$ cat flow/design.v
module conv_neuron
  #
  (
   parameter FEATURE_WIDTH    = 8,
   parameter WEIGHT_WIDTH     = 8,
   parameter WEIGHT_MEM_ORDER = 5,
   parameter OUTPUT_WIDTH     = 8,
   parameter OUTPUT_SHIFT     = 0,
   parameter BIAS_SHIFT       = 0,
   parameter ReLU             = "TRUE"
   )   
  (
   input logic                     clk,
   input logic [FEATURE_WIDTH-1:0] feature_stream,
   input logic                     feature_first,
   input logic                     feature_last,
   input logic [WEIGHT_WIDTH-1:0]  weight_stream,
   input logic                     weight_first,
   input logic                     weight_last,
   output logic [OUTPUT_WIDTH-1:0] output_stream,
   output logic                    output_valid
   );
   localparam WEIGHT_MEM_SIZE = 2**WEIGHT_MEM_ORDER;
   localparam ACC_SIZE        = FEATURE_WIDTH + WEIGHT_WIDTH + WEIGHT_MEM_ORDER;
   localparam P_SIZE          = FEATURE_WIDTH + WEIGHT_WIDTH + 1;
   logic [WEIGHT_MEM_SIZE-1:0][WEIGHT_WIDTH-1:0] wmem;
   logic [WEIGHT_MEM_ORDER-1:0] 		 wmem_waddr;
   logic [WEIGHT_MEM_ORDER-1:0] 		 wmem_raddr;
   logic [WEIGHT_WIDTH-1:0] 			 bias;
   logic 					 wmem_writing;
   logic signed [P_SIZE-1:0] 			 p;
   logic [3:0][FEATURE_WIDTH-1:0] 		 feature_stream_reg;
   logic [2:0][WEIGHT_WIDTH-1:0] 		 weight_reg;
   logic signed [ACC_SIZE-1:0] 			 acc;
   logic [4:0] 					 feature_first_reg;
   logic [6:0] 					 feature_last_reg;
   logic signed [ACC_SIZE-1:0] 			 acc_slv;
   always @(posedge clk) begin
      if (weight_first) begin
         wmem_writing <= '1;
         wmem_waddr   <= '0;
         bias         <= weight_stream;
      end else if (wmem_writing) begin
         if (weight_last) wmem_writing <= '0;
         wmem[wmem_waddr] <= weight_stream;
         wmem_waddr       <= wmem_waddr + 1'b1;
      end
      for (int i = 0; i < 3; i++) begin
	 if (i == 0) weight_reg[i] <= wmem[wmem_raddr];
	 else        weight_reg[i] <= weight_reg[i-1];
      end
      if (feature_first) 
        wmem_raddr <= '0;
      else
        wmem_raddr <= wmem_raddr + 1'b1;  
      for (int i = 0; i < 4; i++) begin
	 if (i == 0) feature_stream_reg[i] <= feature_stream;
	 else        feature_stream_reg[i] <= feature_stream_reg[i-1];
      end
      for (int i = 0; i < 5; i++) begin
	 if (i == 0) feature_first_reg[i] <= feature_first;
	 else        feature_first_reg[i] <= feature_first_reg[i-1];
      end
      for (int i = 0; i < 7; i++) begin
	 if (i == 0) feature_last_reg[i] <= feature_last;
	 else        feature_last_reg[i] <= feature_last_reg[i-1];
      end
      p <= $signed(weight_reg[2]) * $signed({1'b0, feature_stream_reg[3]});  
      if (feature_first_reg[4])      
        acc <= ($signed(bias) << BIAS_SHIFT) + $signed(p);
      else        
        acc <= acc + p;
      acc_slv <= acc;
      if (feature_last_reg[6]) begin
         if (ReLU == "TRUE") begin
            if (acc_slv[ACC_SIZE-1]) begin
               output_stream <= '0;
            end else begin
               if (ACC_SIZE == OUTPUT_WIDTH+OUTPUT_SHIFT) begin
		  output_stream <= acc_slv[ACC_SIZE-1:OUTPUT_SHIFT];
               end else begin
		  if (|acc_slv[ACC_SIZE-1:OUTPUT_WIDTH+OUTPUT_SHIFT-1]) begin
                     output_stream[OUTPUT_WIDTH-1] <= '0;
                     output_stream[OUTPUT_WIDTH-2:0] <= '1;
                  end else begin
                     output_stream <= acc_slv[OUTPUT_WIDTH+OUTPUT_SHIFT-1:OUTPUT_SHIFT];
		  end
               end
            end 
	 end else begin
            output_stream <= acc_slv[OUTPUT_WIDTH+OUTPUT_SHIFT-1:OUTPUT_SHIFT];
	 end  
         output_valid <= '1;
      end else begin
         output_valid <= '0;
      end  
   end  
endmodule  
module conv_neuron_layer_ffanout
  #
  (
   parameter LAYER_SIZE       = 10,
   parameter LAYER_SIZE_ORDER = 4,
   parameter FEATURE_WIDTH    = 8,
   parameter WEIGHT_WIDTH     = 8,
   parameter WEIGHT_MEM_ORDER = 5,
   parameter OUTPUT_WIDTH     = 8,
   parameter OUTPUT_SHIFT     = 0,
   parameter BIAS_SHIFT       = 0,
   parameter ReLU             = "TRUE"
   )
  (
   input logic                         clk,
   input logic [FEATURE_WIDTH-1:0]     feature_stream,
   input logic                         feature_first,
   input logic                         feature_last,
   input logic [WEIGHT_WIDTH-1:0]      weight_stream,
   input logic [LAYER_SIZE_ORDER-1:0]  weight_id,
   input logic                         weight_first,
   input logic                         weight_last,
   output logic [OUTPUT_WIDTH-1:0]     output_stream,
   output logic [LAYER_SIZE_ORDER-1:0] output_id,
   output logic                        output_valid
   );
  logic [0:LAYER_SIZE][FEATURE_WIDTH-1:0]    feature_fanout_sr;
  logic [0:LAYER_SIZE][WEIGHT_WIDTH-1:0]     weight_fanout_sr;
  logic [0:LAYER_SIZE][LAYER_SIZE_ORDER-1:0] weight_id_fanout_sr;
  logic [0:LAYER_SIZE][LAYER_SIZE_ORDER-1:0] output_id_fanin_sr;
  logic [0:LAYER_SIZE][OUTPUT_WIDTH-1:0]     output_fanin_sr;
  logic [0:LAYER_SIZE][OUTPUT_WIDTH-1:0]     output_sig;
  logic [LAYER_SIZE:0]                       feature_first_sr;
  logic [LAYER_SIZE:0]                       feature_last_sr;
  logic [LAYER_SIZE:0]                       weight_first_sr;
  logic [LAYER_SIZE:0]                       weight_last_sr;
  logic [LAYER_SIZE:0]                       output_valid_sr;
  logic [LAYER_SIZE:0]                       weight_first_valid;
  logic [LAYER_SIZE:0]                       weight_last_valid;
  logic [LAYER_SIZE:0]                       output_valid_sig;
  always_ff @(posedge clk) begin
    feature_fanout_sr[0]   <= feature_stream;
    feature_first_sr[0]    <= feature_first;
    feature_last_sr[0]     <= feature_last;
    weight_fanout_sr[0]    <= weight_stream;
    weight_id_fanout_sr[0] <= weight_id;
    weight_first_sr[0]     <= weight_first;
    weight_last_sr[0]      <= weight_last;
    output_valid_sr[LAYER_SIZE]    <= '0;
    output_fanin_sr[LAYER_SIZE]    <= '0;
    output_id_fanin_sr[LAYER_SIZE] <= '0;
    for (int i=1; i <= LAYER_SIZE; i++) begin
      feature_fanout_sr[i]   <= feature_fanout_sr[0];
      feature_first_sr[i]    <= feature_first_sr[0];
      feature_last_sr[i]     <= feature_last_sr[0];
      weight_fanout_sr[i]    <= weight_fanout_sr[i-1];
      weight_first_sr[i]     <= weight_first_sr[i-1];
      weight_last_sr[i]      <= weight_last_sr[i-1];
      weight_id_fanout_sr[i] <= weight_id_fanout_sr[i-1];
      if (weight_id_fanout_sr[i-1] == i) begin
        weight_first_valid[i] <= weight_first_sr[i-1];
        weight_last_valid[i]  <= weight_last_sr[i-1];
      end else begin
        weight_first_valid[i] <= '0;
        weight_last_valid[i]  <= '0;
      end
      if (output_valid_sig[i]) begin
        output_valid_sr[i-1]    <= '1;
        output_fanin_sr[i-1]    <= output_sig[i];
        output_id_fanin_sr[i-1] <= i;
      end else begin
        output_valid_sr[i-1]    <= output_valid_sr[i];
        output_fanin_sr[i-1]    <= output_fanin_sr[i];
        output_id_fanin_sr[i-1] <= output_id_fanin_sr[i];
      end
    end  
  end  
  assign output_valid  = output_valid_sr[0];
  assign output_id     = output_id_fanin_sr[0];
  assign output_stream = output_fanin_sr[0];
  generate
    for (genvar i_g = 1; i_g <= LAYER_SIZE; i_g++) begin : g_NEURONS
      conv_neuron
        #
        (
         .FEATURE_WIDTH    (FEATURE_WIDTH),
         .WEIGHT_WIDTH     (WEIGHT_WIDTH),
         .WEIGHT_MEM_ORDER (WEIGHT_MEM_ORDER),
         .OUTPUT_WIDTH     (OUTPUT_WIDTH),
         .OUTPUT_SHIFT     (OUTPUT_SHIFT),
         .BIAS_SHIFT       (BIAS_SHIFT),
         .ReLU             (ReLU)
         )
      u_conv_neuron
        (
         .clk              (clk),
         .feature_stream   (feature_fanout_sr[i_g]),
         .feature_first    (feature_first_sr[i_g]),
         .feature_last     (feature_last_sr[i_g]),
         .weight_stream    (weight_fanout_sr[i_g]),
         .weight_first     (weight_first_valid[i_g]),
         .weight_last      (weight_last_valid[i_g]),
         .output_stream    (output_sig[i_g]),
         .output_valid     (output_valid_sig[i_g])
         );
    end  
  endgenerate
endmodule  
$ cat flow/run.sh
#!/bin/bash
# the make line also repeats each setting of config.mk as NAME=value (left out here)
make -C /OpenROAD-flow-scripts/flow DESIGN_CONFIG=/design/flow/config.mk WORK_HOME=/design/flow/orfs CLKGATE_MAP_FILE= finish
$ cat flow/config.mk
export PLATFORM = sky130hd
export DESIGN_NAME = conv_neuron_layer_ffanout
export DESIGN_NICKNAME = conv_neuron_layer_ffanout
export VERILOG_FILES = /design/flow/design.v
export SDC_FILE = /design/flow/constraint.sdc
export NUM_CORES = 4
export LEC_CHECK = 0
export ABC_AREA = 1
export CAP_MARGIN = 10
export CELL_PAD_IN_SITES_DETAIL_PLACEMENT = 2
export CELL_PAD_IN_SITES_GLOBAL_PLACEMENT = 0
export CORE_ASPECT_RATIO = 0.7
export CORE_MARGIN = 7
export CORE_UTILIZATION = 40
export CTS_CLUSTER_DIAMETER = 232
export CTS_CLUSTER_SIZE = 85
export GPL_ROUTABILITY_DRIVEN = 0
export MAX_ROUTING_LAYER = met5
export MIN_ROUTING_LAYER = met1
export SLEW_MARGIN = 20
$ cat flow/constraint.sdc
create_clock -name core_clock -period 3.52 [get_ports {clk}]
set_input_delay 0.7040 -clock core_clock [delete_from_list [all_inputs] [get_ports {clk}]]
set_output_delay 0.7040 -clock core_clock [all_outputs]
set_load 0.01 [all_outputs]
==> notes.md, run 1 <==
run results: IO Pins 38, mux share 0.0458%, Synth logic family simple AND/OR/NAND/NOR gates, Largest type area fraction 37.4%, yosys stat area around 220,000 um2, area fraction in compound gates 10.1%, num rows 226, FP Core Util between 40% and 50%, last stage reached clock tree synthesis, Adder Area Share 8.38%, placed cell area 231,000 um2, Cells after Synth 26,200, Distinct cells, synth 48, Synth Area in Simple Gates roughly 25%, # Cells Yosys 26,200, Yosys warning count 2, Place WS -2.17 ns, die height 632 um, Die Wd 897 um, synthesized cell area between 200,000 and 250,000 um2, HPWL Detailed slightly above 900 mm, chip area between 500,000 and 600,000 um2, core area 543,000 um2, main flop type edfxtp_1, post-synthesis sequential area ratio 49.2%, Synth area leader edfxtp_1, yosys xor share less than 1%, Stop Error [ERROR DPL-0033] detailed placement checks failed during check placement., port bufs 37, outcome aborted with a tool error, FFs w/ async S/R, synth 0%, Synth Area per Inst 8.34 um2, top cells by area edfxtp_1 37%, nand2_1 13%, dfxtp_1 12%, Yosys reg bits roughly 4,000, count leader, synth nand2_1, EDFF count, synth ~2,700, top cells by count, synth 7,715 x nand2_1, 2,850 x o21ai_0, 2,720 x edfxtp_1
metrics by stage:
step | cells | util, % | setup TNS (ns) | hold WS, ns
after floorplan | 26200 | - | -2832.44 | 0.310
after global placement | 32900 | 42.5 | -51.43 | 0.310
after detailed placement | 32900 | 42.5 | -173.41 | 0.314
==> run 2, diff against run 1 <==
CAP_MARGIN = 5   (was 10)
CELL_PAD_IN_SITES_DETAIL_PLACEMENT = unset   (was 2)
CELL_PAD_IN_SITES_GLOBAL_PLACEMENT = unset   (was 0)
CORE_ASPECT_RATIO = unset   (was 0.7)
CORE_MARGIN = 2   (was 7)
CORE_UTILIZATION = 72   (was 40)
CTS_CLUSTER_DIAMETER = 194   (was 232)
CTS_CLUSTER_SIZE = 13   (was 85)
GPL_ROUTABILITY_DRIVEN = unset   (was 0)
MAX_ROUTING_LAYER = unset   (was met5)
MIN_ROUTING_LAYER = unset   (was met1)
PLACE_DENSITY = 0.35   (was unset)
SETUP_SLACK_MARGIN = -0.13   (was unset)
clock period = 3.4 ns   (was 3.52 ns; I/O delays follow)
==> run 2 against run 1 <==
Compared with the run above:
- synthesized cell count is the same
- die area shrank 46%
- area after synthesis is the same
- now fails the layout checks on setup timing
==> notes.md, run 2 <==
impl run done, here's what came out: all-layer global routing usage about two fifths, Tcrit/Tclk final 122%, Cells after DPL 29,800 (-9.7%), Adder Area Share 8.38% (unchanged), Clock Latency Late Sink between 0.9 and 1 ns, highest metal used met5, area fraction in compound gates 10.1% (unchanged), hold path start weight_stream[3], Avg WL per Cell 20.9 um, # Cells Yosys 26,200 (unchanged), port bufs 37 (unchanged), number of CTS-inserted buffers between 300 and 400, CP Buf/Inv Count 5, num rows 202 (-11%), mux share 0.0458% (unchanged), Synth area leader edfxtp_1, Die Wd 555 um (-38%), Setup Viol. Count Final 114, top cells by count, synth 7,715 x nand2_1, 2,850 x o21ai_0, 2,720 x edfxtp_1, crit path DRT approximately 4.3 ns, FMAX 0.242 GHz, Synth Area per Inst 8.34 um2 (unchanged), Sink Count 4,014, Yosys reg bits 4,014 (unchanged), worst r2r dst g_NEURONS[6].u_conv_neuron.p[14], Final Skew 0.0777 ns, Hold Buf Count CTS 0, number of max-cap violations 0, r2r setup slk -0.73 ns, Final Util 80.1%, DRT Pass-1 Iters 7, top cells by area edfxtp_1 37%, nand2_1 13%, dfxtp_1 12%, Tmin final between 4 and 5 ns, Fail Reasons setup timing, core area 302,000 um2 (-44%), Hold EP weight_fanout_sr[83], drc violations 0, outcome complete, but fails checks, Final Hold Viols 0, Layout area overhead 10.8%, initial drt markers 29,000, root buf cell clkbuf_16, total vias in the final route 191,000, CTS max path bufs 4, WL met3 between 80 and 90 mm, yosys xor share 0.850% (unchanged), Min-Delay Path Class in -> reg, largest net degree at the start of global routing roughly 170, Sequential Area 108,000 um2, crit-path cells buf_12 -> buf_12 -> nand2_4 -> fa_2 -> fa_1 -> inv_2 -> fa_1 -> inv_2 -> fa_1 -> inv_2 -> ha_4 -> a21oi_4 -> o21ai_2 -> nand2_1 -> o2111ai_2 -> xor2_1, final non-filler cell total 30,500, Final ANT Viol Nets 0, Worst path depth 16, yosys stat area 219,000 um2 (unchanged), CP max-delay cell fa_1, chip area 308,000 um2 (-46%), RSZ-0062 raised after global routing yes, hold path depth 1, Yosys warning count 2 (unchanged), die height 555 um (-12%), Slew Limit Fails 0, Via-to-Cell Ratio 6.27, CP endpoint kind register, Met2 Wirelength 284 mm, Synth Area in Simple Gates 24.9% (unchanged), CTS tree done, family with the most delay on the worst path adder cells, FFs w/ async S/R, synth 0% (unchanged), global-route wire length before repair about 1000 mm, number of warnings in the stage logs approximately 100, crit-path max FO 6, grt total ovfl 0, Cells after Synth 26,200 (unchanged), main flop type edfxtp_1, Comb gate area 100,000 um2, GPL Wtd Cong 0.974, worst slew pin tran 1.19 ns, post-synthesis sequential area ratio 49.2% (unchanged), IO Pins 38 (unchanged), nets 27,500, Rel. slew slack roughly a fifth, antenna violations before repair 24, Synth logic family simple AND/OR/NAND/NOR gates, met1 WL 244 mm, FP Core Util 72.3% (+32 points), Final WS setup -0.732 ns, Largest type area fraction 37.4% (unchanged), synthesized cell area 219,000 um2 (unchanged), R2R depth 16, Place WS -0.799 ns (+1.37 ns), count leader, synth nand2_1, HPWL Detailed 418 mm (-54%), slowest stage delay, CP 0.54 ns, CP arrival 5.00 ns, vias in the first global route 179,000, reg2reg start g_NEURONS[10].u_conv_neuron.feature_stream_reg[31], WL final 639 mm, Startpoint Class register, H-tree depth 5, Reg clk slew, reported paths 0.08 ns, CP startpoint g_NEURONS[10].u_conv_neuron.feature_stream_reg[31], Distinct cells, synth 48 (unchanged), Setup CP Type reg -> reg, EDFF count, synth 2,720 (unchanged), Fill cells 20,100, CP Capture Point g_NEURONS[6].u_conv_neuron.p[14]
## run 2: repair_timing
action                                  CTS  global route
pin swaps                               253           312
gates resized                           557           458
endpoints found under the setup margin  104           117
cloned                                    7             5
setup buffers                            93            66
## run 2: final cells by class
cell class,count,share of cell area (%)
multi-input cells,18600,41.4
clock buffers,603,3.98
repair buffers,1131,4.40
well taps,3978,2.05
flip-flops and latches,4014,44.5
inverters,2219,3.45
clock inverters,28,0.222
diodes,22,0.0227
## run 2: stage by stage
step | setup TNS, ns | area [um2] | hold WS [ns]
after global routing | -66.15 | 242000 | 0.133
after global placement | -57.38 | 227000 | 0.310
after detailed placement | -60.33 | 227000 | 0.312
final | -52.37 | 242000 | 0.131
after CTS | -42.93 | 240000 | 0.0974
after floorplan | -3151.64 | 219000 | 0.310
## run 2: per-layer routing
metal | track usage, % | vias to the layer above
li1 | - | 87900
met1 | 56.7 | 88800
met2 | 61.4 | 12700
met3 | 7.42 | 1999
met4 | 16.3 | 20
met5 | 0 | -
==> run 3, diff against run 2 <==
ABC_AREA = unset   (was 1)
CAP_MARGIN = 0   (was 5)
CORE_ASPECT_RATIO = 0.7   (was unset)
CORE_UTILIZATION = 40   (was 72)
CTS_CLUSTER_DIAMETER = unset   (was 194)
CTS_CLUSTER_SIZE = unset   (was 13)
GPL_ROUTABILITY_DRIVEN = 0   (was unset)
PLACE_DENSITY = unset   (was 0.35)
SETUP_SLACK_MARGIN = unset   (was -0.13)
clock period = 6.0 ns   (was 3.4 ns; I/O delays follow)
==> run 3 against run 2 <==
Compared with the run above:
- the run now finishes clean
- hold slack better by 0.18 ns
- synthesized cell count is 45% lower
- highest routed layer unchanged
- first-iteration DRC count is 65% lower
- largest cell class unchanged
==> notes.md, run 3 <==
impl run done, here's what came out: post-synthesis sequential area ratio 52.3% (+3.1 points), Worst path depth 18 (+2), Yosys warning count 2 (unchanged), Synth Area in Simple Gates 6.38% (-18 points), grt total ovfl 0 (unchanged), # Cells Yosys 14,500 (-45%), slowest stage delay, CP 0.75 ns (+0.21 ns), Adder Area Share 8.91% (+0.53 points), FMAX 0.185 GHz (-24%), Final Util 44.4% (-36 points), Final WS setup 0.598 ns (+1.33 ns), Yosys reg bits 4,014 (unchanged), Die Wd 861 um (+55%), Hold EP g_NEURONS[10].u_conv_neuron.feature_stream_reg[24], hold path depth 0 (-1), top cells by count, synth 2,723 x mux2_2, 2,720 x edfxtp_1, 1,294 x dfxtp_1, CP endpoint kind register, all-layer global routing usage 17.9% (-22 points), Fill cells 46,100 (+130%), Hold Buf Count CTS 0 (unchanged), DRT Pass-1 Iters 6 (-1), CP startpoint g_NEURONS[10].u_conv_neuron.feature_stream_reg[24], vias in the first global route 114,000 (-36%), Via-to-Cell Ratio 5.40 (-14%), Sink Count 4,014 (unchanged), Setup Viol. Count Final 0 (-100%), H-tree depth 5 (unchanged), hold path start g_NEURONS[10].u_conv_neuron.feature_stream_reg[16], postcts setup bufs 0 (-100%), CP max-delay cell dfxtp_4, antenna violations before repair 28 (+17%), TNS Setup 0 ns (+52.37 ns), Distinct cells, synth 106 (+120%), synthesized cell area 206,000 um2 (-5.9%), mux share 23.9% (+24 points), crit-path cells buf_4 -> nand2b_1 -> fa_1 -> fa_1 -> inv_1 -> fa_1 -> inv_1 -> fa_1 -> inv_1 -> ha_1 -> o21ai_0 -> a21boi_0 -> o21ai_0 -> a21boi_0 -> o21bai_1 -> a21boi_0 -> nor4_1 -> a311oi_1, initial drt markers 10,100 (-65%), crit-path max FO 35 (+29), largest net degree at the start of global routing 188 (+13%), Resized cells post-CTS 0 (-100%), RSZ-0062 raised after global routing no, CP arrival 6.32 ns (+1.32 ns), EDFF count, synth 2,720 (unchanged), crit path DRT 6.92 ns (+2.65 ns), main flop type edfxtp_1, Tmin final 5.40 ns (+1.27 ns), R2R depth 18 (+2), HPWL Detailed 316 mm (-24%), Final Skew 0.0918 ns (+0.0140 ns), CP Buf/Inv Count 4 (-1), global-route wire length before repair 729 mm (-26%), Slew Limit Fails 0 (unchanged), Rel. slew slack 20.2% (-0.37 points), reg2reg start g_NEURONS[10].u_conv_neuron.feature_stream_reg[24], number of max-cap violations 0 (unchanged), Final ANT Viol Nets 0 (unchanged), worst r2r dst g_NEURONS[2].u_conv_neuron.p[16], Startpoint Class register, yosys stat area 206,000 um2 (-5.9%), Tcrit/Tclk final 90.0% (-31 points), num rows 220 (+8.9%), number of CTS-inserted buffers 401 (+16%), core area 513,000 um2 (+70%), area fraction in compound gates 3.80% (-6.3 points), Reg clk slew, reported paths 0.06 ns (-0.02 ns), Clock Latency Late Sink 1.02 ns (+0.03 ns), port bufs 37 (unchanged), yosys xor share 1.95% (+1.1 points), number of warnings in the stage logs 85 (-17%), Layout area overhead 10.6%, root buf cell clkbuf_16, CTS max path bufs 4 (unchanged), total vias in the final route 117,000 (-39%), count leader, synth mux2_2, Place WS 0.660 ns (+1.46 ns), Synth logic family multiplexers, Avg WL per Cell 22.1 um (+5.6%), chip area 520,000 um2 (+69%), FP Core Util 40.1% (-32 points), WL final 478 mm (-25%), critical path's most frequent cell fa_1, top cells by area edfxtp_1 40%, mux2_2 15%, dfxtp_1 13%, Final Hold Viols 0 (unchanged), IO Pins 38 (unchanged), worst slew pin tran 1.20 ns (+0.00556 ns), Cells after Synth 14,500 (-45%), Synth Area per Inst 14.2 um2 (+70%), Largest type area fraction 39.7% (+2.4 points), nets 15,700 (-43%), Synth area leader edfxtp_1, CP Capture Point g_NEURONS[2].u_conv_neuron.p[16], FFs w/ async S/R, synth 0% (unchanged), outcome complete, no violations, die height 604 um (+8.8%), CTS tree done, Setup CP Type reg -> reg, drc violations 0 (unchanged), r2r setup slk 0.60 ns (+1.33 ns), family with the most delay on the worst path adder cells, Min-Delay Path Class reg -> reg
-- run 3: routing by layer --
metal	global-route usage, %	routed length, um
met5	0	70
met4	3.63	9620
met3	3.10	28200
met2	25.4	199000
met1	28.4	241000
-- run 3: metrics by stage --
stage	std cells	instance area, um2	hold slack, ns
after CTS	21600	227000	0.311
after floorplan	14500	206000	0.310
after global routing	21600	227000	0.318
final	21600	227000	0.315
after detailed placement	20900	213000	0.312
after global placement	20900	213000	0.310
-- run 3: cell type report --
class	instances	area, um2	share of cell area (%)
clock buffers	553	11700	5.14
flip-flops and latches	4014	108000	47.4
multi-input cells	9057	92500	40.7
well taps	6882	8610	3.79
repair buffers	222	1990	0.876
inverters	699	2630	1.16
diodes	10	25.0	0.0110
clock inverters	207	2200	0.966
==> run 4, diff against run 3 <==
CORE_MARGIN = 7   (was 2)
CTS_CLUSTER_DIAMETER = 269   (was unset)
clock period = 4.6 ns   (was 6.0 ns; I/O delays follow)
==> run 4 against run 3 <==
Compared with the run above:
- now fails the layout checks on setup timing
- first-iteration DRC count down 2.7%
- worst setup slack got worse by 0.66 ns
- die area is 2.8% higher
- final area is 1.5% higher
- global-route usage shrank 0.25 points
- clock skew is 0.018 ns lower
- via count increased by 1.4%
- highest routed layer unchanged
==> notes.md, run 4 <==
impl run done, here's what came out: EDFF count, synth 2,720 (unchanged), number of warnings in the stage logs 61 (-28%), H-tree depth 5 (unchanged), CP Capture Point g_NEURONS[6].u_conv_neuron.p[16], mux share 23.9% (unchanged), number of CTS-inserted buffers 406 (+1.2%), Final ANT Viol Nets 0 (unchanged), Reg clk slew, reported paths 0.07 ns (about the same), vias in the first global route 116,000 (+2.1%), DRT Pass-1 Iters 6 (unchanged), Largest type area fraction 39.7% (unchanged), crit-path cells buf_12 -> buf_8 -> nand2b_4 -> fa_1 -> fa_1 -> fa_1 -> inv_2 -> fa_1 -> ha_4 -> a21boi_2 -> o21ai_1 -> nand2b_1 -> a21o_1 -> a41o_1 -> o41a_1 -> xnor2_1, Final Hold Viols 0 (unchanged), FP Core Util 40.1% (about the same), Tmin final 4.66 ns (-0.744 ns), core area 512,000 um2 (about the same), Avg WL per Cell 22.2 um (+0.46%), Startpoint Class register, slowest stage delay, CP 0.58 ns (-0.17 ns), Layout area overhead 12.3%, top cells by count, synth 2,723 x mux2_2, 2,720 x edfxtp_1, 1,294 x dfxtp_1, Sink Count 4,014 (unchanged), Clock Latency Late Sink 1.01 ns (about the same), critical path's most frequent cell fa_1, CP Buf/Inv Count 3 (-1), Fail Reasons setup timing, main flop type edfxtp_1, Synth area leader edfxtp_1, CP arrival 5.51 ns (-0.81 ns), Via-to-Cell Ratio 5.41 (+0.14%), r2r setup slk -0.06 ns (-0.66 ns), Die Wd 871 um (+1.2%), number of max-cap violations 0 (unchanged), Hold EP g_NEURONS[7].u_conv_neuron.acc_slv[18], Final Util 45.1% (+0.69 points), CP startpoint g_NEURONS[10].u_conv_neuron.feature_stream_reg[25], FMAX 0.215 GHz (+16%), # Cells Yosys 14,500 (unchanged), initial drt markers 9,782 (-2.7%), yosys stat area 206,000 um2 (unchanged), Synth logic family multiplexers, global-route wire length before repair 740 mm (+1.6%), crit-path max FO 12 (-66%), Worst path depth 16 (-2), Slew Limit Fails 0 (unchanged), outcome complete, but fails checks, Design Area, Final 231,000 um2 (+1.5%), Setup CP Type reg -> reg, num rows 220 (unchanged), Yosys reg bits 4,014 (unchanged), count leader, synth mux2_2, yosys xor share 1.95% (unchanged), antenna violations before repair 30 (+7.1%), family with the most delay on the worst path adder cells, placed cell area 215,000 um2 (+0.89%), IO Pins 38 (unchanged), Adder Area Share 8.91% (unchanged), worst r2r dst g_NEURONS[6].u_conv_neuron.p[16], top cells by area edfxtp_1 40%, mux2_2 15%, dfxtp_1 13%, largest net degree at the start of global routing 183 (-2.7%), worst slew pin tran 1.16 ns (-0.0324 ns), CTS max path bufs 4 (unchanged), RSZ-0062 raised after global routing yes, R2R depth 16 (-2), root buf cell clkbuf_16, area fraction in compound gates 3.80% (unchanged), Min-Delay Path Class reg -> reg, hold path start g_NEURONS[7].u_conv_neuron.acc[18], CP max-delay cell fa_1, all-layer global routing usage 17.6% (-0.25 points), CTS tree done, TNS Setup -0.0585 ns (-0.0585 ns), Rel. slew slack 22.4% (+2.2 points), nets 15,900 (+1.7%), Synth Area in Simple Gates 6.38% (unchanged), Synth Area per Inst 14.2 um2 (unchanged), Cells after Synth 14,500 (unchanged), HPWL Detailed 323 mm (+2.3%), FFs w/ async S/R, synth 0% (unchanged), drc violations 0 (unchanged), Distinct cells, synth 106 (unchanged), WL final 486 mm (+1.7%), CP endpoint kind register, reg2reg start g_NEURONS[10].u_conv_neuron.feature_stream_reg[25], port bufs 37 (unchanged), synthesized cell area 206,000 um2 (unchanged), Tcrit/Tclk final 101% (+11 points), Setup Viol. Count Final 1 (+1), Final WS setup -0.0585 ns (-0.656 ns), Yosys warning count 2 (unchanged), grt total ovfl 0 (unchanged), chip area 535,000 um2 (+2.8%), die height 614 um (+1.7%), total vias in the final route 118,000 (+1.4%), Final Skew 0.0741 ns (-0.0177 ns), crit path DRT 5.46 ns (-1.46 ns), hold path depth 0 (unchanged), post-synthesis sequential area ratio 52.3% (unchanged)
-- run 4: layer usage --
layer,up-vias,wire (um),global-route usage (%)
li1,54500,-,-
met1,60800,249000,28.3
met2,2630,201000,25.1
met3,495,27300,2.60
met4,4,8400,3.26
met5,-,21,0
-- run 4: final cells by class --
cell class                      count  area (um2)
Fill cell                       45600      281000
Multi-Input combinational cell   9057       93200
Timing Repair Buffer              485        4690
Clock buffer                      588       12000
Sequential cell                  4014      108000
Antenna cell                        8        20.0
Clock inverter                    180        1900
Inverter                          699        2630
Tap cell                         6882        8610
-- run 4: what timing repair did --
item,4_1_cts,5_1_grt
gates resized,74,183
pin swaps,29,120
setup buffers,13,30
setup endpoints to repair,22,49
cloned,2,8
hold buffers,0,0
-- run 4: through the flow --
stage | hold WS [ns] | setup slack [ns] | std cells
2_1_floorplan | 0.310 | -0.105 | 14500
3_3_place_gp | 0.310 | -0.158 | 21100
3_5_place_dp | 0.312 | -0.221 | 21100
4_1_cts | 0.239 | -0.0430 | 21900
5_1_grt | 0.286 | -0.142 | 21900
6_report | 0.309 | -0.0585 | 21900
==> run 5, diff against run 4 <==
CAP_MARGIN = 20   (was 0)
CORE_ASPECT_RATIO = unset   (was 0.7)
CORE_MARGIN = 4   (was 7)
CORE_UTILIZATION = 66   (was 40)
CTS_CLUSTER_DIAMETER = unset   (was 269)
CTS_CLUSTER_SIZE = 19   (was unset)
GPL_ROUTABILITY_DRIVEN = unset   (was 0)
GPL_TIMING_DRIVEN = 1   (was unset)
MAX_ROUTING_LAYER = met5   (was unset)
SETUP_SLACK_MARGIN = -0.31   (was unset)
SLEW_MARGIN = 35   (was 20)
clock period = 3.9 ns   (was 4.6 ns; I/O delays follow)
==> run 5 against run 4 <==
Compared with the run above:
- still fails the layout checks on setup timing
- area after synthesis unchanged
- fmax up 1.1%
- sequential share of layout area down 0.27 points
- register-to-register slack worse by 0.65 ns
- synthesized cell count unchanged
- clock skew increased by 0.0097 ns
- critical path type unchanged
==> notes.md, run 5 <==
impl run done, here's what came out: outcome complete, but fails checks, Fail Reasons setup timing, Synth logic family multiplexers, vias in the first global route 126,000 (+8.6%), worst hold slack 0.236 ns (-0.0730 ns), Tmin final 4.61 ns (-0.0497 ns), CTS max path bufs 4 (unchanged), Cells after Synth 14,500 (unchanged), area fraction in compound gates 3.80% (unchanged), Yosys warning count 2 (unchanged), nets 16,200 (+1.9%), Sink Count 4,014 (unchanged), Layout area overhead 12.9%, number of CTS-inserted buffers 413 (+1.7%), H-tree depth 5 (unchanged), FFs w/ async S/R, synth 0% (unchanged), CP Buf/Inv Count 6 (+3), Reg clk slew, reported paths 0.07 ns (about the same), initial drt markers 11,100 (+14%), GPL Wtd Cong 0.900, EDFF count, synth 2,720 (unchanged), largest net degree at the start of global routing 167 (-8.7%), drc violations 0 (unchanged), hold path depth 1 (+1), final non-filler cell total 19,500 (-11%), WL final 475 mm (-2.3%), FP Core Util 66.5% (+26 points), mux share 23.9% (unchanged), post-synthesis sequential area ratio 52.3% (unchanged), number of warnings in the stage logs 75 (+23%), main flop type edfxtp_1, all-layer global routing usage 29.0% (+11 points), Largest type area fraction 39.7% (unchanged), hold path start weight_stream[5], num rows 204 (-7.3%), Final WS setup -0.709 ns (-0.650 ns), DRT Pass-1 Iters 6 (unchanged), yosys xor share 1.95% (unchanged), CP arrival 5.42 ns (-0.09 ns), synthesized cell area 206,000 um2 (unchanged), worst slew pin tran 1.08 ns (-0.0795 ns), # Cells Yosys 14,500 (unchanged), number of max-cap violations 0 (unchanged), IO Pins 38 (unchanged), CP startpoint g_NEURONS[10].u_conv_neuron.feature_stream_reg[24], yosys stat area 206,000 um2 (unchanged), Adder Area Share 8.91% (unchanged), total vias in the final route 122,000 (+3.3%), Hold EP weight_fanout_sr[85], crit path DRT 4.71 ns (-0.75 ns), Setup Viol. Count Final 89 (+88), critical path's most frequent cell fa_1, Clock Latency Late Sink 0.99 ns (-0.02 ns), crit-path cells buf_6 -> buf_6 -> buf_12 -> nand2b_4 -> fa_1 -> fa_1 -> inv_1 -> fa_1 -> inv_1 -> fa_1 -> inv_2 -> ha_4 -> o21ai_4 -> a21boi_2 -> o21ai_2 -> a21boi_1 -> o21bai_1 -> a21boi_2 -> nor4_2 -> a311oi_2, root buf cell clkbuf_16, core area 309,000 um2 (-40%), count leader, synth mux2_2, Synth Area per Inst 14.2 um2 (unchanged), HPWL Detailed 321 mm (-0.66%), chip area 320,000 um2 (-40%), top cells by area edfxtp_1 40%, mux2_2 15%, dfxtp_1 13%, Setup CP Type reg -> reg, Final ANT Viol Nets 0 (unchanged), Distinct cells, synth 106 (unchanged), Synth Area in Simple Gates 6.38% (unchanged), Cells after DPL 18,500 (-12%), Yosys reg bits 4,014 (unchanged), CP endpoint kind register, Slew Limit Fails 0 (unchanged), Via-to-Cell Ratio 6.29 (+16%), antenna violations before repair 12 (-60%), family with the most delay on the worst path adder cells, Worst path depth 20 (+4), CP Capture Point g_NEURONS[8].u_conv_neuron.p[16], Synth area leader edfxtp_1, R2R depth 20 (+4), port bufs 37 (unchanged), slowest stage delay, CP 0.51 ns (-0.07 ns), CP max-delay cell fa_1, Startpoint Class register, Final Skew 0.0838 ns (+0.00968 ns), CTS tree done, FMAX 0.217 GHz (+1.1%), Final Hold Viols 0 (unchanged), global-route wire length before repair 734 mm (-0.86%), Rel. slew slack 27.7% (+5.3 points), reg2reg start g_NEURONS[10].u_conv_neuron.feature_stream_reg[24], RSZ-0062 raised after global routing yes, grt total ovfl 0 (unchanged), top cells by count, synth 2,723 x mux2_2, 2,720 x edfxtp_1, 1,294 x dfxtp_1, crit-path max FO 8 (-4), die height 566 um (-7.8%), worst r2r dst g_NEURONS[8].u_conv_neuron.p[16], Die Wd 566 um (-35%), Avg WL per Cell 24.4 um (+10%), Min-Delay Path Class in -> reg, r2r setup slk -0.71 ns (-0.65 ns), Tcrit/Tclk final 118% (+17 points)
[run 5: routing by layer]
metal / global-route usage, % / part of all wire [%] / vias up
met5: 0 / 0.0057 / -
met4: 8.48 / 3.1 / 4
met3: 3.16 / 5.3 / 810
met2: 49.1 / 50 / 3684
met1: 40.0 / 42 / 62900
li1: - / - / 55000
[run 5: cell type report]
| cell class | instances | area (um2) |
|---|---|---|
| Sequential cell | 4014 | 108000 |
| Fill cell | 19100 | 77200 |
| Clock buffer | 577 | 12100 |
| Multi-Input combinational cell | 9057 | 94500 |
| Antenna cell | 4 | 10.0 |
| Clock inverter | 203 | 2340 |
| Tap cell | 4120 | 5150 |
| Inverter | 699 | 2630 |
| Timing Repair Buffer | 785 | 7740 |
[run 5: timing repair]
action                     4_1_cts  5_1_grt
hold buffers                     0        0
buffers inserted               118       99
pin swaps                      201      272
gates resized                  329      345
setup endpoints to repair       68       75
cloned                           6        7
[run 5: stage by stage]
stage | util, % | TNS, ns | cell area [um2] | worst slack (ns)
final | 75.0 | -34.02 | 232000 | -0.709
after global routing | 75.0 | -46.40 | 232000 | -0.842
after CTS | 74.4 | -32.58 | 230000 | -0.716
after detailed placement | 69.1 | -46.87 | 214000 | -0.968
after global placement | 69.0 | -43.66 | 214000 | -0.863
after floorplan | - | -2089.47 | 206000 | -0.805
==> run 6, diff against run 5 <==
CAP_MARGIN = 5   (was 20)
CORE_MARGIN = 2   (was 4)
CORE_UTILIZATION = 72   (was 66)
CTS_CLUSTER_DIAMETER = 194   (was unset)
CTS_CLUSTER_SIZE = unset   (was 19)
GPL_TIMING_DRIVEN = unset   (was 1)
MAX_ROUTING_LAYER = unset   (was met5)
SETUP_SLACK_MARGIN = 1.11   (was -0.31)
SLEW_MARGIN = 20   (was 35)
clock period = 4.37 ns   (was 3.9 ns; I/O delays follow)
==> run 6 against run 5 <==
Compared with the run above:
- still fails the layout checks on setup timing
- critical endpoint is now g_NEURONS[3].u_conv_neuron.p[16]
- highest routed layer unchanged
- critical path type unchanged
- final cell count down 2.5%
- largest cell class unchanged
- routed wire length down 0.53%
- sequential share of layout area rose by 0.35 points
==> notes.md, run 6 <==
impl run done, here's what came out: Cells after Synth 14,500 (unchanged), Rel. slew slack 25.6% (-2.1 points), num rows 196 (-3.9%), Hold EP g_NEURONS[3].u_conv_neuron.weight_reg[22], nets 16,100 (-0.81%), H-tree depth 5 (unchanged), Final ANT Viol Nets 0 (unchanged), hold path depth 0 (-1), Largest type area fraction 39.7% (unchanged), drc violations 0 (unchanged), Setup CP Type reg -> reg, Final Hold Viols 0 (unchanged), Avg WL per Cell 24.9 um (+2.1%), Layout area overhead 12.1%, HPWL Detailed 310 mm (-3.5%), family with the most delay on the worst path adder cells, vias in the first global route 126,000 (+0.19%), outcome complete, but fails checks, top cells by area edfxtp_1 40%, mux2_2 15%, dfxtp_1 13%, post-synthesis sequential area ratio 52.3% (unchanged), critical path's most frequent cell fa_1, Tmin final 4.66 ns (+0.0501 ns), mux share 23.9% (unchanged), Clock Latency Late Sink 0.96 ns (-0.03 ns), synthesized cell area 206,000 um2 (unchanged), top cells by count, synth 2,723 x mux2_2, 2,720 x edfxtp_1, 1,294 x dfxtp_1, root buf cell clkbuf_16, Die Wd 538 um (-4.9%), Reg clk slew, reported paths 0.06 ns (about the same), Synth area leader edfxtp_1, Final Skew 0.0607 ns (-0.0230 ns), Setup Viol. Count Final 48 (-46%), Hold Buf Count CTS 0 (unchanged), Min-Delay Path Class reg -> reg, Slew Limit Fails 0 (unchanged), Yosys warning count 2 (unchanged), initial drt markers 11,900 (+6.8%), WL final 473 mm (-0.53%), die height 538 um (-4.9%), Synth Area per Inst 14.2 um2 (unchanged), CP max-delay cell fa_1, all-layer global routing usage 32.0% (+3.0 points), crit path DRT 5.23 ns (+0.52 ns), r2r setup slk -0.29 ns (+0.42 ns), Worst path depth 21 (+5.0%), number of CTS-inserted buffers 408 (-1.2%), FFs w/ async S/R, synth 0% (unchanged), main flop type edfxtp_1, crit-path cells buf_12 -> buf_12 -> buf_8 -> buf_16 -> and2_4 -> fa_2 -> inv_2 -> fa_1 -> fa_1 -> fa_1 -> inv_2 -> ha_4 -> nor2b_4 -> o21ai_4 -> a21boi_2 -> o21ai_2 -> a21boi_2 -> o21bai_1 -> a21boi_1 -> nor4_1 -> a311oi_1, CP arrival 5.52 ns (+0.10 ns), Final WS setup -0.289 ns (+0.420 ns), Synth logic family multiplexers, count leader, synth mux2_2, CP startpoint g_NEURONS[10].u_conv_neuron.feature_stream_reg[27], TNS Setup -6.05 ns (+27.96 ns), largest net degree at the start of global routing 167 (unchanged), # Cells Yosys 14,500 (unchanged), CP Buf/Inv Count 6 (unchanged), total vias in the final route 123,000 (+0.43%), Yosys reg bits 4,014 (unchanged), antenna violations before repair 17 (+5), slowest stage delay, CP 0.52 ns (about the same), reg2reg start g_NEURONS[10].u_conv_neuron.feature_stream_reg[27], crit-path max FO 6 (-2), Tcrit/Tclk final 107% (-12 points), port bufs 37 (unchanged), Sink Count 4,014 (unchanged), chip area 290,000 um2 (-9.6%), EDFF count, synth 2,720 (unchanged), Via-to-Cell Ratio 6.48 (+3.1%), FP Core Util 72.3% (+5.8 points), hold path start g_NEURONS[3].u_conv_neuron.weight_reg[14], worst r2r dst g_NEURONS[3].u_conv_neuron.p[16], grt total ovfl 0 (unchanged), Fail Reasons setup timing, number of warnings in the stage logs 84 (+12%), RSZ-0062 raised after global routing yes, CTS tree done, GPL Wtd Cong 0.900 (about the same), worst slew pin tran 1.12 ns (+0.0302 ns), CP endpoint kind register, global-route wire length before repair 730 mm (-0.58%), Startpoint Class register, number of max-cap violations 0 (unchanged), CP Capture Point g_NEURONS[3].u_conv_neuron.p[16], R2R depth 21 (+5.0%), FMAX 0.215 GHz (-1.1%), yosys xor share 1.95% (unchanged), CTS max path bufs 4 (unchanged), Synth Area in Simple Gates 6.38% (unchanged), core area 284,000 um2 (-8.0%), DRT Pass-1 Iters 7 (+1), yosys stat area 206,000 um2 (unchanged), Adder Area Share 8.91% (unchanged), area fraction in compound gates 3.80% (unchanged), Distinct cells, synth 106 (unchanged), IO Pins 38 (unchanged)
[run 6: final cells by class]
| type | instances | area (um2) |
|---|---|---|
| Timing Repair Buffer | 658 | 6660 |
| Inverter | 699 | 2630 |
| Tap cell | 3762 | 4710 |
| Clock inverter | 222 | 2430 |
| Antenna cell | 4 | 10.0 |
| Multi-Input combinational cell | 9057 | 94600 |
| Sequential cell | 4014 | 108000 |
| Fill cell | 15200 | 54100 |
| Clock buffer | 547 | 11700 |
[run 6: repair_timing]
item / in CTS / in global routing
setup endpoints to repair: 741 / 2116
pin swaps: 193 / 225
cloned: 6 / 5
gates resized: 358 / 353
setup buffers: 107 / 70
[run 6: stage by stage]
step	util, %	area, um2	hold WS, ns	setup slack, ns	cells
2_1_floorplan	-	206000	0.310	-0.335	14500
3_3_place_gp	74.5	212000	0.312	-0.425	18000
3_5_place_dp	74.5	212000	0.312	-0.583	18000
4_1_cts	80.2	228000	0.276	-0.216	18900
5_1_grt	81.0	230000	0.314	-0.414	19000
6_report	81.0	230000	0.316	-0.289	19000
[run 6: metal layers]
metal | vias to the layer above | GRT usage [%] | share of wire, %
met3 | 866 | 3.76 | 5.9
met1 | 63000 | 44.2 | 41
met2 | 4328 | 53.5 | 50
li1 | 54700 | - | -
met5 | - | 0 | 0.0080
met4 | 6 | 10.0 | 3.3
==> run 7, diff against run 6 <==
ABC_AREA = 1   (was unset)
CAP_MARGIN = 20   (was 5)
CTS_CLUSTER_DIAMETER = 398   (was 194)
PLACE_DENSITY = 0.36   (was unset)
SETUP_SLACK_MARGIN = 0.44   (was 1.11)
clock period = 3.55 ns   (was 4.37 ns; I/O delays follow)
==> run 7 against run 6 <==
Compared with the run above:
- still fails the layout checks on setup timing
- register-to-register slack worse by 0.26 ns
==> notes.md, run 7 <==
impl run done, here's what came out: outcome complete, but fails checks, Fail Reasons setup timing, Tmin final 4.10 ns (-0.563 ns), CP startpoint g_NEURONS[10].u_conv_neuron.feature_stream_reg[31], R2R depth 17 (-19%), initial drt markers 29,100 (+140%), Layout area overhead 12.5%, yosys stat area 219,000 um2 (+6.3%), number of warnings in the stage logs 87 (+3.6%), final non-filler cell total 30,600 (+61%), main flop type edfxtp_1, count leader, synth nand2_1, worst r2r dst g_NEURONS[6].u_conv_neuron.p[14], Startpoint Class register, hold path start weight_stream[6], Final WS setup -0.546 ns (-0.257 ns), Cells after DPL 29,700 (+65%), Sink Count 4,014 (unchanged), reg2reg start g_NEURONS[10].u_conv_neuron.feature_stream_reg[31], CTS tree done, synthesized cell area 219,000 um2 (+6.3%), drc violations 0 (unchanged), die height 555 um (+3.1%), H-tree depth 5 (unchanged), Worst path depth 17 (-19%), worst slew pin tran 1.15 ns (+0.0342 ns), post-synthesis sequential area ratio 49.2% (-3.1 points), Synth Area per Inst 8.34 um2 (-41%), r2r setup slk -0.55 ns (-0.26 ns), Final Hold Viols 0 (unchanged), Slew Limit Fails 0 (unchanged), CP Capture Point g_NEURONS[6].u_conv_neuron.p[14], Final Skew 0.106 ns (+0.0451 ns), Fill cells 19,300 (+27%), Synth area leader edfxtp_1, global-route wire length before repair 996 mm (+36%), Design Area, Final 246,000 um2 (+6.7%), Comb gate area 101,000 um2 (+6.6%), Hold EP weight_fanout_sr[86], FFs w/ async S/R, synth 0% (unchanged), area fraction in compound gates 10.1% (+6.3 points), crit-path max FO 7 (+1), family with the most delay on the worst path adder cells, vias in the first global route 181,000 (+43%), crit-path cells buf_12 -> buf_12 -> nand2_1 -> fa_1 -> fa_1 -> inv_2 -> fa_1 -> inv_2 -> fa_1 -> inv_2 -> ha_4 -> nand2_4 -> buf_6 -> nor2_4 -> nand3b_1 -> o2111ai_2 -> xor2_1, grt total ovfl 0 (unchanged), slowest stage delay, CP 0.57 ns (+0.05 ns), CP max-delay cell fa_1, largest net degree at the start of global routing 146 (-13%), Distinct cells, synth 48 (-55%), total vias in the final route 193,000 (+57%), root buf cell clkbuf_16, IO Pins 38 (unchanged), Sequential Area 108,000 um2 (unchanged), Via-to-Cell Ratio 6.30 (-2.8%), number of max-cap violations 0 (unchanged), nets 27,500 (+71%), Cells after Synth 26,200 (+81%), Synth Area in Simple Gates 24.9% (+18 points), GPL Wtd Cong 0.972 (+7.9%), FMAX 0.244 GHz (+14%), Setup CP Type reg -> reg, Reg clk slew, reported paths 0.07 ns (about the same), all-layer global routing usage 40.4% (+8.4 points), CP Buf/Inv Count 6 (unchanged), Rel. slew slack 23.3% (-2.3 points), num rows 202 (+3.1%), DRT Pass-1 Iters 10 (+3), mux share 0.0458% (-24 points), Min-Delay Path Class in -> reg, Yosys warning count 2 (unchanged), CP endpoint kind register, antenna violations before repair 33 (+16), RSZ-0062 raised after global routing yes, Die Wd 555 um (+3.1%), Tcrit/Tclk final 115% (+8.8 points), Avg WL per Cell 21.2 um (-15%), yosys xor share 0.850% (-1.1 points), Synth logic family simple AND/OR/NAND/NOR gates, FP Core Util 72.3% (about the same), Largest type area fraction 37.4% (-2.4 points), crit path DRT 4.46 ns (-0.77 ns), port bufs 37 (unchanged), chip area 308,000 um2 (+6.2%), core area 302,000 um2 (+6.3%), HPWL Detailed 416 mm (+34%), EDFF count, synth 2,720 (unchanged), CP arrival 5.01 ns (-0.51 ns), Setup Viol. Count Final 102 (+110%), CTS max path bufs 4 (unchanged), hold path depth 1 (+1), Yosys reg bits 4,014 (unchanged), placed cell area 226,000 um2 (+6.7%), Final ANT Viol Nets 0 (unchanged), Adder Area Share 8.38% (-0.53 points), top cells by area edfxtp_1 37%, nand2_1 13%, dfxtp_1 12%, critical path's most frequent cell fa_1, number of CTS-inserted buffers 409 (+0.25%), # Cells Yosys 26,200 (+81%), Clock Latency Late Sink 1.01 ns (+0.05 ns), WL final 648 mm (+37%), top cells by count, synth 7,715 x nand2_1, 2,850 x o21ai_0, 2,720 x edfxtp_1
==> run 7: final cells by class <==
type	instances	share of cell area [%]
Antenna cell	21	0.0214
Clock buffer	545	4.81
Clock inverter	224	1.01
Inverter	2219	3.40
Multi-Input combinational cell	18600	41.0
Sequential cell	4014	43.8
Tap cell	3978	2.02
Timing Repair Buffer	1039	3.96
==> run 7: per-stage QoR <==
step	util, %	setup slack [ns]	TNS (ns)	hold WS (ns)
floorplan	-	-1.06	-2752.64	0.310
detailed placement	74.8	-0.633	-46.89	0.312
CTS	80.7	-0.367	-25.48	0.139
global placement	74.8	-0.627	-43.17	0.310
global route	81.3	-0.643	-43.44	0.172
finish	81.4	-0.546	-33.63	0.170
==> run 7: metal layers <==
metal  track usage [%]  up-vias  wire, um
met5                 0        -        90
met4              17.9       14     33300
li1                  -    88000         -
met3              7.99     2078     83000
met1              56.3    89600    243000
met2              61.6    13100    289000
==> run 7: timing repair <==
item / in CTS / in global routing
resized: 647 / 413
hold buffers: 0 / 0
gates cloned: 6 / 2
setup endpoints to repair: 172 / 1275
pin swaps: 273 / 211
setup buffers: 57 / 43
endpoints found under the hold margin: 0 / 0
==> run 8, diff against run 7 <==
CAP_MARGIN = 5   (was 20)
CTS_CLUSTER_DIAMETER = unset   (was 398)
CTS_CLUSTER_SIZE = 84   (was unset)
PLACE_DENSITY = unset   (was 0.36)
PLACE_DENSITY_LB_ADDON = 0.19   (was unset)
SETUP_SLACK_MARGIN = 0.09   (was 0.44)
clock period = 3.05 ns   (was 3.55 ns; I/O delays follow)
==> run 8 against run 7 <==
Compared with the run above:
- the layout still fails its checks (setup timing)
- first-iteration DRC count is 4.2% lower
- worst setup slack worse by 0.61 ns
- flip-flop count did not move
- critical endpoint is now g_NEURONS[9].u_conv_neuron.p[16]
- clock-buffer cell count grew 9
- hold slack got worse by 0.13 ns
- non-clock buffer count grew 129
- global-route usage rose by 0.39 points
- register-to-register slack worse by 0.61 ns
- largest cell class unchanged
==> notes.md, run 8 <==
impl run done, here's what came out: outcome complete, but fails checks, Fail Reasons setup timing, slowest stage delay, CP 0.54 ns (-0.03 ns), mux share 0.0458% (unchanged), antenna violations before repair 20 (-39%), Hold Buf Count CTS 0 (unchanged), Avg WL per Cell 21.4 um (+0.88%), CTS tree done, CP startpoint g_NEURONS[10].u_conv_neuron.feature_stream_reg[27], CP endpoint kind register, Setup Viol. Count Final 120 (+18%), FFs w/ async S/R, synth 0% (unchanged), RSZ-0062 raised after global routing yes, crit-path max FO 8 (+1), Tmin final 4.21 ns (+0.111 ns), r2r setup slk -1.16 ns (-0.61 ns), Hold EP feature_fanout_sr[83], chip area 308,000 um2 (unchanged), worst r2r dst g_NEURONS[9].u_conv_neuron.p[16], hold path start feature_stream[3], grt total ovfl 0 (unchanged), yosys stat area 219,000 um2 (unchanged), Clock Latency Late Sink 1.01 ns (about the same), Comb gate area 100,000 um2 (-0.36%), Distinct cells, synth 48 (unchanged), synthesized cell area 219,000 um2 (unchanged), Worst path depth 16 (-1), area fraction in compound gates 10.1% (unchanged), Design Area, Final 246,000 um2 (+0.10%), GPL Wtd Cong 0.999 (+2.8%), Fill cells 19,100 (-1.2%), DRT Pass-1 Iters 12 (+2), Cells after DPL 29,800 (+0.47%), yosys xor share 0.850% (unchanged), die height 555 um (unchanged), reg2reg start g_NEURONS[10].u_conv_neuron.feature_stream_reg[27], Sink Count 4,014 (unchanged), core area 302,000 um2 (unchanged), Yosys warning count 2 (unchanged), initial drt markers 27,900 (-4.2%), Die Wd 555 um (unchanged), Rel. slew slack 22.7% (-0.57 points), Cells after Synth 26,200 (unchanged), Final Skew 0.105 ns (-0.000495 ns), CP max-delay cell fa_1, Reg clk slew, reported paths 0.07 ns (about the same), WL final 657 mm (+1.3%), Largest type area fraction 37.4% (unchanged), Setup CP Type reg -> reg, Via-to-Cell Ratio 6.32 (+0.35%), worst hold slack 0.0368 ns (-0.133 ns), count leader, synth nand2_1, crit-path cells buf_12 -> clkinvlp_4 -> buf_8 -> nand2_1 -> fa_1 -> fa_1 -> inv_1 -> fa_1 -> ha_1 -> ha_4 -> buf_4 -> nand2_1 -> o21ai_2 -> nand2_1 -> nand3_1 -> xor2_1, Adder Area Share 8.38% (unchanged), vias in the first global route 183,000 (+1.1%), CP Buf/Inv Count 5 (-1), family with the most delay on the worst path adder cells, post-synthesis sequential area ratio 49.2% (unchanged), Startpoint Class register, worst slew pin tran 1.16 ns (+0.00851 ns), drc violations 0 (unchanged), Layout area overhead 12.7%, Synth Area per Inst 8.34 um2 (unchanged), Tcrit/Tclk final 138% (+23 points), top cells by count, synth 7,715 x nand2_1, 2,850 x o21ai_0, 2,720 x edfxtp_1, placed cell area 227,000 um2 (+0.64%), FP Core Util 72.3% (unchanged), Sequential Area 108,000 um2 (unchanged), num rows 202 (unchanged), number of CTS-inserted buffers 405 (-0.98%), root buf cell clkbuf_16, Synth area leader edfxtp_1, Synth logic family simple AND/OR/NAND/NOR gates, nets 27,600 (+0.45%), top cells by area edfxtp_1 37%, nand2_1 13%, dfxtp_1 12%, Yosys reg bits 4,014 (unchanged), Slew Limit Fails 0 (unchanged), final non-filler cell total 30,700 (+0.38%), Final WS setup -1.16 ns (-0.611 ns), largest net degree at the start of global routing 161 (+10%), total vias in the final route 194,000 (+0.73%), CP Capture Point g_NEURONS[9].u_conv_neuron.p[16], Synth Area in Simple Gates 24.9% (unchanged), crit path DRT 3.94 ns (-0.52 ns), Final ANT Viol Nets 0 (unchanged), HPWL Detailed 426 mm (+2.4%), number of max-cap violations 0 (unchanged), CP arrival 5.10 ns (+0.09 ns), FMAX 0.238 GHz (-2.6%), H-tree depth 5 (unchanged), number of warnings in the stage logs 104 (+20%), Final Hold Viols 0 (unchanged), hold path depth 1 (unchanged), Min-Delay Path Class in -> reg, EDFF count, synth 2,720 (unchanged), main flop type edfxtp_1, CTS max path bufs 4 (unchanged), R2R depth 16 (-1), global-route wire length before repair 1000 mm (+0.61%), all-layer global routing usage 40.8% (+0.39 points), port bufs 37 (unchanged), # Cells Yosys 26,200 (unchanged), IO Pins 38 (unchanged)
-- run 8: repair_timing --
action                                  4_1_cts  5_1_grt
gates cloned                                  6        2
resized                                     424      578
endpoints found under the setup margin      142      861
buffers inserted                             32       61
hold endpoints to repair                      0        0
pin swaps                                   142      255
-- run 8: area by class of cell --
cell class              instances  area share, %
flip-flops and latches       4014           43.8
multi-input cells           18600           40.8
clock buffers                 554           4.70
repair buffers               1168           4.43
inverters                    2219           3.40
well taps                    3978           2.02
clock inverters               208          0.897
diodes                         15         0.0152
-- run 8: through the flow --
step | setup WS, ns | TNS [ns] | util [%]
global route | -1.27 | -107.80 | 81.4
floorplan | -1.56 | -4087.21 | -
CTS | -0.909 | -85.33 | 80.6
finish | -1.16 | -98.01 | 81.4
global placement | -0.980 | -92.32 | 75.2
detailed placement | -1.07 | -97.56 | 75.2
-- run 8: layer usage --
layer,wire [um],global-route usage [%]
met3,81100,7.99
met4,42300,22.0
met1,236000,54.2
met2,297000,63.4
met5,54,0
==> run 9, diff against run 8 <==
ABC_AREA = unset   (was 1)
CAP_MARGIN = 15   (was 5)
CELL_PAD_IN_SITES_DETAIL_PLACEMENT = 1   (was unset)
CELL_PAD_IN_SITES_GLOBAL_PLACEMENT = 3   (was unset)
CORE_ASPECT_RATIO = 1.43   (was unset)
CORE_MARGIN = 10   (was 2)
CORE_UTILIZATION = 46   (was 72)
CTS_CLUSTER_DIAMETER = 51   (was unset)
CTS_CLUSTER_SIZE = unset   (was 84)
GPL_ROUTABILITY_DRIVEN = 0   (was unset)
GPL_TIMING_DRIVEN = 1   (was unset)
HOLD_SLACK_MARGIN = 0.18   (was unset)
MAX_ROUTING_LAYER = met5   (was unset)
PLACE_DENSITY_LB_ADDON = 0.17   (was 0.19)
SETUP_SLACK_MARGIN = 1.26   (was 0.09)
clock period = 7.11 ns   (was 3.05 ns; I/O delays follow)
==> run 9 against run 8 <==
Compared with the run above:
- the run now finishes clean
- final area decreased by 7.7%
- utilization down 30 points
- fmax down 23%
==> notes.md, run 9 <==
impl run done, here's what came out: final non-filler cell total 20,700 (-33%), mux share 23.9% (+24 points), Final ANT Viol Nets 0 (unchanged), WL final 522 mm (-20%), port bufs 37 (unchanged), post-synthesis sequential area ratio 52.3% (+3.1 points), EDFF count, synth 2,720 (unchanged), Hold EP g_NEURONS[2].u_conv_neuron.weight_reg[21], Yosys reg bits 4,014 (unchanged), hold path depth 0 (-1), Synth logic family multiplexers, antenna violations before repair 28 (+40%), Final WS setup 1.65 ns (+2.81 ns), CP startpoint g_NEURONS[10].u_conv_neuron.feature_stream_reg[25], yosys xor share 1.95% (+1.1 points), Synth area leader edfxtp_1, CTS tree done, Clock Latency Late Sink 1.07 ns (+0.06 ns), Final Skew 0.0619 ns (-0.0434 ns), CTS max path bufs 4 (unchanged), crit path DRT 8.03 ns (+4.09 ns), number of CTS-inserted buffers 436 (+7.7%), drc violations 0 (unchanged), number of max-cap violations 0 (unchanged), FFs w/ async S/R, synth 0% (unchanged), R2R depth 20 (+4), outcome complete, no violations, RSZ-0062 raised after global routing yes, Final Hold Viols 0 (unchanged), main flop type edfxtp_1, num rows 293 (+45%), Reg clk slew, reported paths 0.06 ns (about the same), root buf cell clkbuf_16, count leader, synth mux2_2, area fraction in compound gates 3.80% (-6.3 points), Min-Delay Path Class reg -> reg, CP arrival 6.38 ns (+1.28 ns), Largest type area fraction 39.7% (+2.4 points), Adder Area Share 8.91% (+0.53 points), family with the most delay on the worst path adder cells, synthesized cell area 206,000 um2 (-5.9%), HPWL Detailed 360 mm (-16%), Distinct cells, synth 106 (+120%), chip area 474,000 um2 (+54%), CP endpoint kind register, placed cell area 212,000 um2 (-6.8%), CP Buf/Inv Count 4 (-1), Die Wd 579 um (+4.4%), Cells after DPL 19,900 (-33%), Setup Viol. Count Final 0 (-100%), Synth Area per Inst 14.2 um2 (+70%), FP Core Util 46.2% (-26 points), grt total ovfl 0 (unchanged), global-route wire length before repair 803 mm (-20%), Setup CP Type reg -> reg, slowest stage delay, CP 0.84 ns (+0.30 ns), total vias in the final route 118,000 (-39%), vias in the first global route 132,000 (-28%), Place WS 1.56 ns (+2.63 ns), nets 15,700 (-43%), Slew Limit Fails 0 (unchanged), Rel. slew slack 20.3% (-2.4 points), Sink Count 4,014 (unchanged), all-layer global routing usage 21.5% (-19 points), Layout area overhead 10.5%, die height 819 um (+48%), worst slew pin tran 1.20 ns (+0.0376 ns), IO Pins 38 (unchanged), DRT Pass-1 Iters 7 (-5), FMAX 0.183 GHz (-23%), Tcrit/Tclk final 76.8% (-61 points), TNS Setup 0 ns (+98.01 ns), worst hold slack 0.315 ns (+0.279 ns), Tmin final 5.46 ns (+1.25 ns), CP Capture Point g_NEURONS[9].u_conv_neuron.p[16], Hold Buf Count CTS 0 (unchanged), reg2reg start g_NEURONS[10].u_conv_neuron.feature_stream_reg[25], top cells by count, synth 2,723 x mux2_2, 2,720 x edfxtp_1, 1,294 x dfxtp_1, crit-path max FO 48 (+40), Via-to-Cell Ratio 5.70 (-9.8%), Yosys warning count 2 (unchanged), Synth Area in Simple Gates 6.38% (-18 points), yosys stat area 206,000 um2 (-5.9%), core area 445,000 um2 (+47%), Design Area, Final 227,000 um2 (-7.7%), number of warnings in the stage logs 62 (-40%), hold path start g_NEURONS[2].u_conv_neuron.weight_reg[13], initial drt markers 6,852 (-75%), largest net degree at the start of global routing 187 (+16%), Avg WL per Cell 25.2 um (+18%), top cells by area edfxtp_1 40%, mux2_2 15%, dfxtp_1 13%, H-tree depth 5 (unchanged), Worst path depth 20 (+4), Startpoint Class register, worst r2r dst g_NEURONS[9].u_conv_neuron.p[16], crit-path cells buf_4 -> and2_1 -> ha_1 -> fa_1 -> ha_1 -> inv_1 -> fa_1 -> inv_1 -> ha_1 -> inv_1 -> fa_1 -> nor2b_1 -> o21ai_0 -> a21boi_0 -> o21ai_0 -> a21boi_0 -> o21bai_1 -> a21boi_0 -> nor4_1 -> a311oi_1, r2r setup slk 1.65 ns (+2.81 ns), # Cells Yosys 14,500 (-45%), CP max-delay cell dfxtp_4, Cells after Synth 14,500 (-45%)
==> run 9: through the flow <==
stage          utilization, %
3_5_place_dp             47.6
3_3_place_gp             47.6
6_report                 51.0
2_1_floorplan               -
5_1_grt                  51.0
4_1_cts                  51.0
==> run 9: timing repair <==
item,CTS,global route
setup buffers,0,3
setup endpoints to repair,0,4
gates resized,0,0
==> run 9: cell type report <==
cell class	instances	area, um2
Timing Repair Buffer	214	1920
Multi-Input combinational cell	9057	92600
Tap cell	5900	7380
Inverter	699	2630
Clock inverter	250	2730
Sequential cell	4014	108000
Antenna cell	7	17.5
Fill cell	42900	218000
Clock buffer	577	12200
==> run 9: metal layers <==
metal  wire length (um)  global-route usage, %  vias to the layer above
met5                 27                      0                        -
met4              15700                   6.12                        4
met3              15300                   2.24                      782
met2             280000                   40.4                     1724
met1             211000                   26.0                    61800
li1                   -                      -                    53800
